== wip/delta ==
## rv32_core
module rv32_core (
  input logic clk,
  input logic rst_n,
  output logic [31:0] imem_addr,
  input logic [31:0] imem_rdata,
  output logic dmem_valid,
  output logic dmem_we,
  output logic [31:0] dmem_addr,
  output logic [31:0] dmem_wdata,
  output logic [3:0] dmem_wstrb,
  input logic dmem_ready,
  input logic [31:0] dmem_rdata,
  output logic mmio_we,
  output logic [31:0] mmio_addr,
  output logic [31:0] mmio_wdata,
  input logic [31:0] mmio_rdata
);
Settings: LEC_CHECK=0, CAP_MARGIN=20, CELL_PAD_IN_SITES_GLOBAL_PLACEMENT=3, CORE_ASPECT_RATIO=0.86, CORE_MARGIN=2, CORE_UTILIZATION=24, CTS_CLUSTER_DIAMETER=112, GPL_ROUTABILITY_DRIVEN=1, HOLD_SLACK_MARGIN=0.08, MIN_ROUTING_LAYER=met1, PLACE_DENSITY=0.88, SETUP_SLACK_MARGIN=2.25, SLEW_MARGIN=35, TNS_END_PERCENT=85; clock period 8.66 ns.
run.sh (not shown) runs the stock make flow with config.mk's settings and CLKGATE_MAP_FILE=.
#### Input delta (wip/raven over wip/delta)
- SETUP_SLACK_MARGIN: 2.25 -> -0.19
- CELL_PAD_IN_SITES_GLOBAL_PLACEMENT: 3 -> unset
- GPL_ROUTABILITY_DRIVEN: 1 -> unset
- MIN_ROUTING_LAYER: met1 -> unset
- CORE_UTILIZATION: 24 -> 72
- CTS_CLUSTER_SIZE: unset -> 33
- HOLD_SLACK_MARGIN: 0.08 -> unset
- TNS_END_PERCENT: 85 -> 100
- PLACE_DENSITY: 0.88 -> 0.42
- CORE_ASPECT_RATIO: 0.86 -> unset
- CTS_CLUSTER_DIAMETER: 112 -> 91
- the clock period (ns, I/O delays scaled along): 8.66 -> 4.32
[summary]
Of wip/delta and wip/raven, only wip/delta finishes the flow clean.
Comparing wip/raven and wip/delta, the higher weighted congestion reported at the end of routability-driven placement is on wip/raven.
Looking at total instance count after detailed placement across wip/raven and wip/delta, the one that comes out higher is wip/delta.
From wip/delta to wip/raven the numbers moved as follows: area reported by Yosys stat neither gained nor lost much; floorplan die width went down about 46%; synthesis-stage register bit count comparable; core area decreased by 67% relative to the old numbers; adder and majority cell fraction of the synthesized area closely matched the old numbers.
From wip/delta to wip/raven the numbers moved as follows: synthesized area now sits at about the same level; portion of netlist area occupied by mux cells now sits at about the same level; height of the die now sits lower.
As far as net count of the mapped netlist goes, wip/delta and wip/raven are indistinguishable; the numbers are identical.
Relative to wip/raven, the following input files were edited for wip/juniper:
- SLEW_MARGIN: 35 -> 20
- PLACE_DENSITY: 0.42 -> 0.6
- SETUP_SLACK_MARGIN: -0.19 -> unset
- ABC_AREA: unset -> 1
- TNS_END_PERCENT: 100 -> unset
- CTS_CLUSTER_SIZE: 33 -> unset
- CTS_CLUSTER_DIAMETER: 91 -> unset
- the clock period (ns, I/O delays scaled along): 4.32 -> 2.02
## What came out
Between wip/juniper and wip/raven, the die outline width is higher for wip/juniper. The final reports for wip/juniper and wip/raven show height of the chip higher in the former. Overall chip area, wip/juniper and wip/raven, higher one = wip/juniper. Status(wip/juniper) = ERROR, stage = global routing. The run showing the smaller chip area line of the yosys report is wip/raven. wip/juniper vs wip/raven — post-synthesis cell area climbed by a few percent. Compared with wip/raven, in wip/juniper last weighted congestion value of the routability-driven placer now larger; post-place instance area picked up an extra 0.010 mm^2; synthesized cell count grew by about 55%.
Inputs modified between wip/juniper and wip/harbor:
- PLACE_DENSITY_LB_ADDON now 0.0, previously not set
- SETUP_SLACK_MARGIN now 1.15, previously not set
- CTS_CLUSTER_DIAMETER now 375, previously not set
- ABC_AREA no longer set, was 1
- PLACE_DENSITY no longer set, was 0.6
- CTS_CLUSTER_SIZE now 33, previously not set
- the clock period (ns, I/O delays scaled along) now 4.32, was 2.02
Findings:
wip/harbor: it failed during clock tree synthesis, and the tool reported DPL-0033.
wip/harbor vs wip/juniper — vertical die dimension dropped about 1.8%.
In wip/harbor, post-synthesis share of cell area spent on and-or and or-and gates is lower than in wip/juniper.
wip/harbor has number of standard cells after synthesis below what wip/juniper had.
Diff wip/juniper -> wip/harbor | count of placed standard cells including taps | decrease of 33%
The following lists how wip/quartz was set up differently from wip/harbor:
- SETUP_SLACK_MARGIN changed from 1.15 to 1.16
- PLACE_DENSITY_LB_ADDON removed (was 0.0)
- CTS_CLUSTER_DIAMETER removed (was 375)
- TNS_END_PERCENT newly set to 5
- CORE_UTILIZATION changed from 72 to 55
- CTS_CLUSTER_SIZE changed from 33 to 37
- the clock period (ns, I/O delays scaled along) changed from 4.32 to 4.24
--- outcome ---
- wip/quartz against wip/harbor: per-instance average area after synthesis held steady; global placer's final weighted congestion shrank by 7.5%; row count grew by 18; chip area estimate from yosys synthesis held steady.
- FAIL wip/harbor @ clock tree synthesis: tool exited with error
- wip/quartz: complete, dirty (setup timing)
- wip/harbor -> wip/quartz: post-detailed-placement half-perimeter wirelength decreased by more than 10%
- Comparing wip/harbor against wip/quartz, there is no change at all in count of buffers from port buffering.
- wip/quartz vs wip/harbor: chip area up by more than a quarter
Input-level comparison between wip/willow and wip/quartz:
- PLACE_DENSITY newly set to 0.6
- SLEW_MARGIN changed from 20 to 35
- GPL_TIMING_DRIVEN newly set to 0
- CELL_PAD_IN_SITES_DETAIL_PLACEMENT newly set to 2
- ABC_AREA newly set to 1
- SETUP_SLACK_MARGIN removed (was 1.16)
- MAX_ROUTING_LAYER newly set to met4
- CORE_MARGIN changed from 2 to 7
- TNS_END_PERCENT removed (was 5)
- HOLD_SLACK_MARGIN newly set to 0.16
- CELL_PAD_IN_SITES_GLOBAL_PLACEMENT newly set to 3
- CTS_CLUSTER_SIZE removed (was 37)
- CORE_UTILIZATION changed from 55 to 40
- the clock period (ns, I/O delays scaled along) changed from 4.24 to 8.0
### Flow results
The runs compared here, wip/quartz and wip/willow, all ended either early or with open violations. wip/quartz ran in full, but the layout does not pass; the checks complain about setup timing. Taking wip/quartz as the reference point, the worst setup timing slack at the placement stage of wip/willow rises by 2130 ps. Initial cell density of the core in wip/willow vs wip/quartz: down 15 points. Of wip/quartz and wip/willow, wip/quartz shows the lower chip height, with wip/willow above it. In the flow results for wip/quartz and wip/willow, the quantity of gates resized following cts is smaller on wip/willow. As of wip/willow, synthesized instance count had risen by more than half compared to wip/quartz.
